==> run a: inputs <==
==> flow/design.v (excerpt) <==
module fft16 (
    input  wire              clk,
    input  wire              rst_n,
    input  wire              start,
    input  wire signed [8:0] din_i,
    input  wire signed [8:0] din_q,
    output wire              ready,
    output wire              dout_valid,
    output wire signed [8:0] dout_i,
    output wire signed [8:0] dout_q
);
make LEC_CHECK=0 ABC_AREA=1 CAP_MARGIN=35 CELL_PAD_IN_SITES_DETAIL_PLACEMENT=1 CORE_MARGIN=7 CORE_UTILIZATION=28 GPL_ROUTABILITY_DRIVEN=1 GPL_TIMING_DRIVEN=1 MAX_ROUTING_LAYER=met4 MIN_ROUTING_LAYER=met2 PLACE_DENSITY_LB_ADDON=0.28 SETUP_SLACK_MARGIN=-0.36 SLEW_MARGIN=0 finish   # period 7.49 ns
run.sh (not shown) runs the stock make flow with config.mk's settings and CLKGATE_MAP_FILE=.
==> inputs of run b, as changes to run a <==
==> flow/config.mk (replaced) <==
export PLATFORM = sky130hd
export DESIGN_NAME = fft16
export DESIGN_NICKNAME = fft16
export VERILOG_FILES = /design/flow/design.v
export SDC_FILE = /design/flow/constraint.sdc
export NUM_CORES = 4
export LEC_CHECK = 0
export CAP_MARGIN = 20
export CORE_MARGIN = 2
export CORE_UTILIZATION = 56
export SLEW_MARGIN = 20
==> flow/constraint.sdc (replaced) <==
create_clock -name core_clock -period 9.91 [get_ports {clk}]
set_input_delay 1.9820 -clock core_clock [delete_from_list [all_inputs] [get_ports {clk}]]
set_output_delay 1.9820 -clock core_clock [all_outputs]
set_load 0.01 [all_outputs]
==> inputs of run c, as changes to run a <==
==> flow/config.mk (replaced) <==
export PLATFORM = sky130hd
export DESIGN_NAME = fft16
export DESIGN_NICKNAME = fft16
export VERILOG_FILES = /design/flow/design.v
export SDC_FILE = /design/flow/constraint.sdc
export NUM_CORES = 4
export LEC_CHECK = 0
export ABC_AREA = 1
export CAP_MARGIN = 20
export CORE_MARGIN = 2
export CORE_UTILIZATION = 71
export PLACE_DENSITY_LB_ADDON = 0.06
export SETUP_SLACK_MARGIN = 2.5
export SLEW_MARGIN = 20
==> flow/constraint.sdc (replaced) <==
create_clock -name core_clock -period 8.43 [get_ports {clk}]
set_input_delay 1.6860 -clock core_clock [delete_from_list [all_inputs] [get_ports {clk}]]
set_output_delay 1.6860 -clock core_clock [all_outputs]
set_load 0.01 [all_outputs]
==> qor summary <==
|  | run a | run b | run c |
|---|---|---|---|
| Run status | complete, but fails checks | timing/DRC/antenna clean | stopped before the end |
| Stage where the flow stopped | - | - | global routing |
| Layout check failures | setup timing | - | - |
| Launching element of the worst setup path | u_fft.ctrl_U0.current_state[1] | u_fft.ctrl_U0.counter_r[0] | - |
| Fill cell count | 22132 | 7253 | - |
| Ant diodes | 21 | 3 | - |
| Total setup violations reported at the end of the flow | 36 | 0 | - |
| X dimension of the die | 456 microns | 311 microns | 281 microns |
| Multi-input comb cells | 3984 | 3265 | - |
| Max-capacitance violation count | 0 | 0 | - |
| Slowest library cell on the worst path | sky130_fd_sc_hd__fa_1 | sky130_fd_sc_hd__fa_1 | - |
| Most frequent CP cell | sky130_fd_sc_hd__inv_2 | sky130_fd_sc_hd__buf_4 | - |
| Count of plain and timing-repair buffers in the layout | 1191 | 733 | - |
| Hold Path Depth | 0 | 0 | - |
| Fin util | 37.4% | 68.7% | - |
| Post-Syn Area | 54600 sq um | 52900 sq um | 54600 sq um |
| Number of max-slew violations in the final report | 0 | 0 | - |
| Number of tap cells inserted | 2526 | 1254 | - |
| OpenROAD warnings | 93 | 91 | - |
| Nets in the synthesized netlist | 6722 | 5646 | 6722 |
| Number of ordinary inverters in the final layout | 1060 | 660 | - |
| Hold Fails Final Rpt | 0 | 0 | - |

* * *

==> inputs of exp/delta <==
fft16 again, from the RTL that the note above started with.
Settings: LEC_CHECK=0, ABC_AREA=1, CAP_MARGIN=35, CELL_PAD_IN_SITES_GLOBAL_PLACEMENT=1, CORE_MARGIN=4, CORE_UTILIZATION=33, CTS_CLUSTER_SIZE=91, GPL_ROUTABILITY_DRIVEN=1, GPL_TIMING_DRIVEN=0, MIN_ROUTING_LAYER=met2, SETUP_SLACK_MARGIN=0.78, SLEW_MARGIN=15, TNS_END_PERCENT=20; clock period 5.91 ns.
==> exp/onyx (differences from exp/delta) <==
==> flow/config.mk (replaced) <==
export PLATFORM = sky130hd
export DESIGN_NAME = fft16
export DESIGN_NICKNAME = fft16
export VERILOG_FILES = /design/flow/design.v
export SDC_FILE = /design/flow/constraint.sdc
export NUM_CORES = 4
export LEC_CHECK = 0
export CAP_MARGIN = 35
export CORE_ASPECT_RATIO = 0.92
export CORE_MARGIN = 2
export CORE_UTILIZATION = 37
export SLEW_MARGIN = 20
export TNS_END_PERCENT = 20
==> flow/constraint.sdc (replaced) <==
create_clock -name core_clock -period 10.0 [get_ports {clk}]
set_input_delay 2.0000 -clock core_clock [delete_from_list [all_inputs] [get_ports {clk}]]
set_output_delay 2.0000 -clock core_clock [all_outputs]
set_load 0.01 [all_outputs]
==> exp/zinc (differences from exp/delta) <==
==> flow/config.mk (replaced) <==
export PLATFORM = sky130hd
export DESIGN_NAME = fft16
export DESIGN_NICKNAME = fft16
export VERILOG_FILES = /design/flow/design.v
export SDC_FILE = /design/flow/constraint.sdc
export NUM_CORES = 4
export LEC_CHECK = 0
export ABC_AREA = 1
export CAP_MARGIN = 35
export CELL_PAD_IN_SITES_DETAIL_PLACEMENT = 2
export CORE_MARGIN = 8
export CORE_UTILIZATION = 28
export GPL_ROUTABILITY_DRIVEN = 1
export GPL_TIMING_DRIVEN = 1
export MAX_ROUTING_LAYER = met4
export MIN_ROUTING_LAYER = met2
export PLACE_DENSITY_LB_ADDON = 0.28
export SETUP_SLACK_MARGIN = -0.36
export SLEW_MARGIN = 0
==> flow/constraint.sdc (replaced) <==
create_clock -name core_clock -period 7.49 [get_ports {clk}]
set_input_delay 1.4980 -clock core_clock [delete_from_list [all_inputs] [get_ports {clk}]]
set_output_delay 1.4980 -clock core_clock [all_outputs]
set_load 0.01 [all_outputs]
==> flow_summary.json <==
{
  "outcome": "complete, but fails checks",
  "violations": "setup timing",
  "met1_usage": 0,
  "finalSetupViolations": 36,
  "dpl_worst_slack_ns": -5.486,
  "slowest_stage": "fa_2",
  "drt-pass1-iter-count": 47,
  "top_layer": "met5",
  "synth.distinct_cells": 70,
  "fin_ws_ns": -3.991,
  "critPathMostFrequentCell": "nand2_1",
  "adder_share": 0.2406,
  "wl_per_cell_um": 20.97,
  "finalWeightedCongestion": 0.9701,
  "synthTopCellsByArea": "edfxtp_1, fa_1, nand2_1, ha_1, dfrtp_1",
  "fin_util": 0.4066,
  "grt_first_pass_wirelength_um": 267000
}
-- figures above: exp/delta

==> flow_summary.json <==
{
  "finalSetupViolations": 36,
  "drt-pass1-iter-count": 9,
  "violations": "setup timing",
  "outcome": "complete, but fails checks",
  "finalWeightedCongestion": 1.050,
  "grt_first_pass_wirelength_um": 364600,
  "synth.distinct_cells": 70,
  "dpl_worst_slack_ns": -2.840,
  "slowest_stage": "fa_1",
  "fin_ws_ns": -2.858,
  "met1_usage": 0,
  "wl_per_cell_um": 27.14,
  "fin_util": 0.3874
}
-- figures above: exp/zinc

==> flow_summary.json <==
{
  "outcome": "timing/DRC/antenna clean",
  "fin_ws_ns": 0.2806,
  "adder_share": 0.2489,
  "finalSetupViolations": 0,
  "synth.distinct_cells": 107,
  "grt_first_pass_wirelength_um": 232900,
  "slowest_stage": "fa_1",
  "wl_per_cell_um": 20.99,
  "met1_usage": 0.3013,
  "top_layer": "met5"
}
-- figures above: exp/onyx


* * *

==> 01-26: inputs <==
Starting RTL as in the previous note.
Design fft16, start of the top module:
module fft16 (
    input  wire              clk,
    input  wire              rst_n,
    input  wire              start,
    input  wire signed [8:0] din_i,
    input  wire signed [8:0] din_q,
    output wire              ready,
    output wire              dout_valid,
    output wire signed [8:0] dout_i,
    output wire signed [8:0] dout_q
);
wire signed [8:0] fifo1_dout_i, fifo1_dout_q, fifo2_dout_i, fifo2_dout_q;
fft #(.SAMPLE_WORD_LENGTH(9), .SAMPLE_INT_LENGTH(0), .SAMPLE_FLOAT_LENGTH(8), .FIFO_DEPTH(16)) u_fft (
    .fifo1_dout_i (fifo1_dout_i),
    .fifo1_dout_q (fifo1_dout_q),
    .fifo2_dout_i (fifo2_dout_i),
    .fifo2_dout_q (fifo2_dout_q),
    .din_i        (din_i),
    .din_q        (din_q),
    .strt_pulse   (start),
    .valid_in     (1'b1),
    .rst          (rst_n),
    .clk          (clk),
    .idle         (ready),
    .res_valid    (dout_valid),
    .res_i        (dout_i),
    .res_q        (dout_q)
);
endmodule
Settings: LEC_CHECK=0, ABC_AREA=1, CAP_MARGIN=25, CELL_PAD_IN_SITES_DETAIL_PLACEMENT=0, CORE_MARGIN=2, CORE_UTILIZATION=72, CTS_CLUSTER_DIAMETER=283, GPL_ROUTABILITY_DRIVEN=1, MAX_ROUTING_LAYER=met4, PLACE_DENSITY=0.37, SETUP_SLACK_MARGIN=-0.55, SLEW_MARGIN=20; clock period 8.75 ns.
==> inputs of 01-05, as changes to 01-26 <==
==> flow/config.mk (replaced) <==
export PLATFORM = sky130hd
export DESIGN_NAME = fft16
export DESIGN_NICKNAME = fft16
export VERILOG_FILES = /design/flow/design.v
export SDC_FILE = /design/flow/constraint.sdc
export NUM_CORES = 4
export LEC_CHECK = 0
export ABC_AREA = 0
export CAP_MARGIN = 20
export CELL_PAD_IN_SITES_DETAIL_PLACEMENT = 0
export CORE_MARGIN = 2
export CORE_UTILIZATION = 71
export CTS_CLUSTER_SIZE = 42
export GPL_ROUTABILITY_DRIVEN = 1
export SETUP_SLACK_MARGIN = 0.88
export SLEW_MARGIN = 20
==> flow/constraint.sdc (replaced) <==
create_clock -name core_clock -period 9.36 [get_ports {clk}]
set_input_delay 1.8720 -clock core_clock [delete_from_list [all_inputs] [get_ports {clk}]]
set_output_delay 1.8720 -clock core_clock [all_outputs]
set_load 0.01 [all_outputs]
==> inputs of 04-12, as changes to 01-26 <==
==> flow/config.mk (replaced) <==
export PLATFORM = sky130hd
export DESIGN_NAME = fft16
export DESIGN_NICKNAME = fft16
export VERILOG_FILES = /design/flow/design.v
export SDC_FILE = /design/flow/constraint.sdc
export NUM_CORES = 4
export LEC_CHECK = 0
export CAP_MARGIN = 20
export CORE_MARGIN = 2
export CORE_UTILIZATION = 70
export SLEW_MARGIN = 20
==> flow/constraint.sdc (replaced) <==
create_clock -name core_clock -period 7.16 [get_ports {clk}]
set_input_delay 1.4320 -clock core_clock [delete_from_list [all_inputs] [get_ports {clk}]]
set_output_delay 1.4320 -clock core_clock [all_outputs]
set_load 0.01 [all_outputs]
==> comparison table <==
Result of the run: 04-12 stopped before the end; 01-26 stopped before the end; 01-05 finished with violations
Stage where the flow stopped: 04-12 4_1_cts; 01-26 5_1_grt; 01-05 -
Violated checks: 04-12 -; 01-26 -; 01-05 negative setup slack
Number of buffers created by CTS: 04-12 -; 01-26 72; 01-05 74
Number of sinks driven by the clock tree: 04-12 -; 01-26 744; 01-05 744
Core region area: 04-12 74,600 µm²; 01-26 74,800 µm²; 01-05 74,100 µm²
Number of cells upsized or downsized after cts: 04-12 -; 01-26 359; 01-05 361
Placed Cells incl. Taps: 04-12 6,576; 01-26 7,678; 01-05 6,430
Area share of the leading cell type in the synthesized netlist: 04-12 32.7%; 01-26 31.7%; 01-05 32.7%
Area of the mapped netlist: 04-12 52,900 µm²; 01-26 54,600 µm²; 01-05 52,900 µm²
Sequential cell area fraction in the yosys report: 04-12 40.6%; 01-26 39.4%; 01-05 40.6%
Syn_area_per_cell: 04-12 11.0 µm²; 01-26 9.26 µm²; 01-05 11.0 µm²
Chip footprint: 04-12 77,800 µm²; 01-26 78,100 µm²; 01-05 76,700 µm²
Yosys cell types: 04-12 107; 01-26 70; 01-05 107
FA/HA/MAJ Cells, Area Fraction: 04-12 24.9%; 01-26 24.1%; 01-05 24.9%
AND-OR/OR-AND Cells, Area Fraction: 04-12 11.5%; 01-26 7.44%; 01-05 11.5%
Area of placed instances: 04-12 61,600 µm²; 01-26 62,700 µm²; 01-05 60,500 µm²
Number of buffers added to fix hold violations after cts: 04-12 -; 01-26 0; 01-05 0
Die x size: 04-12 279 µm; 01-26 279 µm; 01-05 277 µm
Die extent in y: 04-12 279 µm; 01-26 279 µm; 01-05 277 µm
Root buf cell: 04-12 -; 01-26 clkbuf_16; 01-05 clkbuf_16
Number of nets produced by synthesis: 04-12 5,646; 01-26 6,722; 01-05 5,646
Most used standard cell by instance count after synthesis: 04-12 inv_1; 01-26 nand2_1; 01-05 inv_1
Total cells reported by yosys after synthesis: 04-12 4,821; 01-26 5,897; 01-05 4,821
Area share of and/or/nand/nor cells after synthesis: 04-12 11.4%; 01-26 17.8%; 01-05 11.4%
Xor+xnor area frac: 04-12 4.91%; 01-26 3.21%; 01-05 4.91%
Clock buffer depth: 04-12 -; 01-26 3; 01-05 3
MUX area fraction: 04-12 0.771%; 01-26 0.0183%; 01-05 0.771%
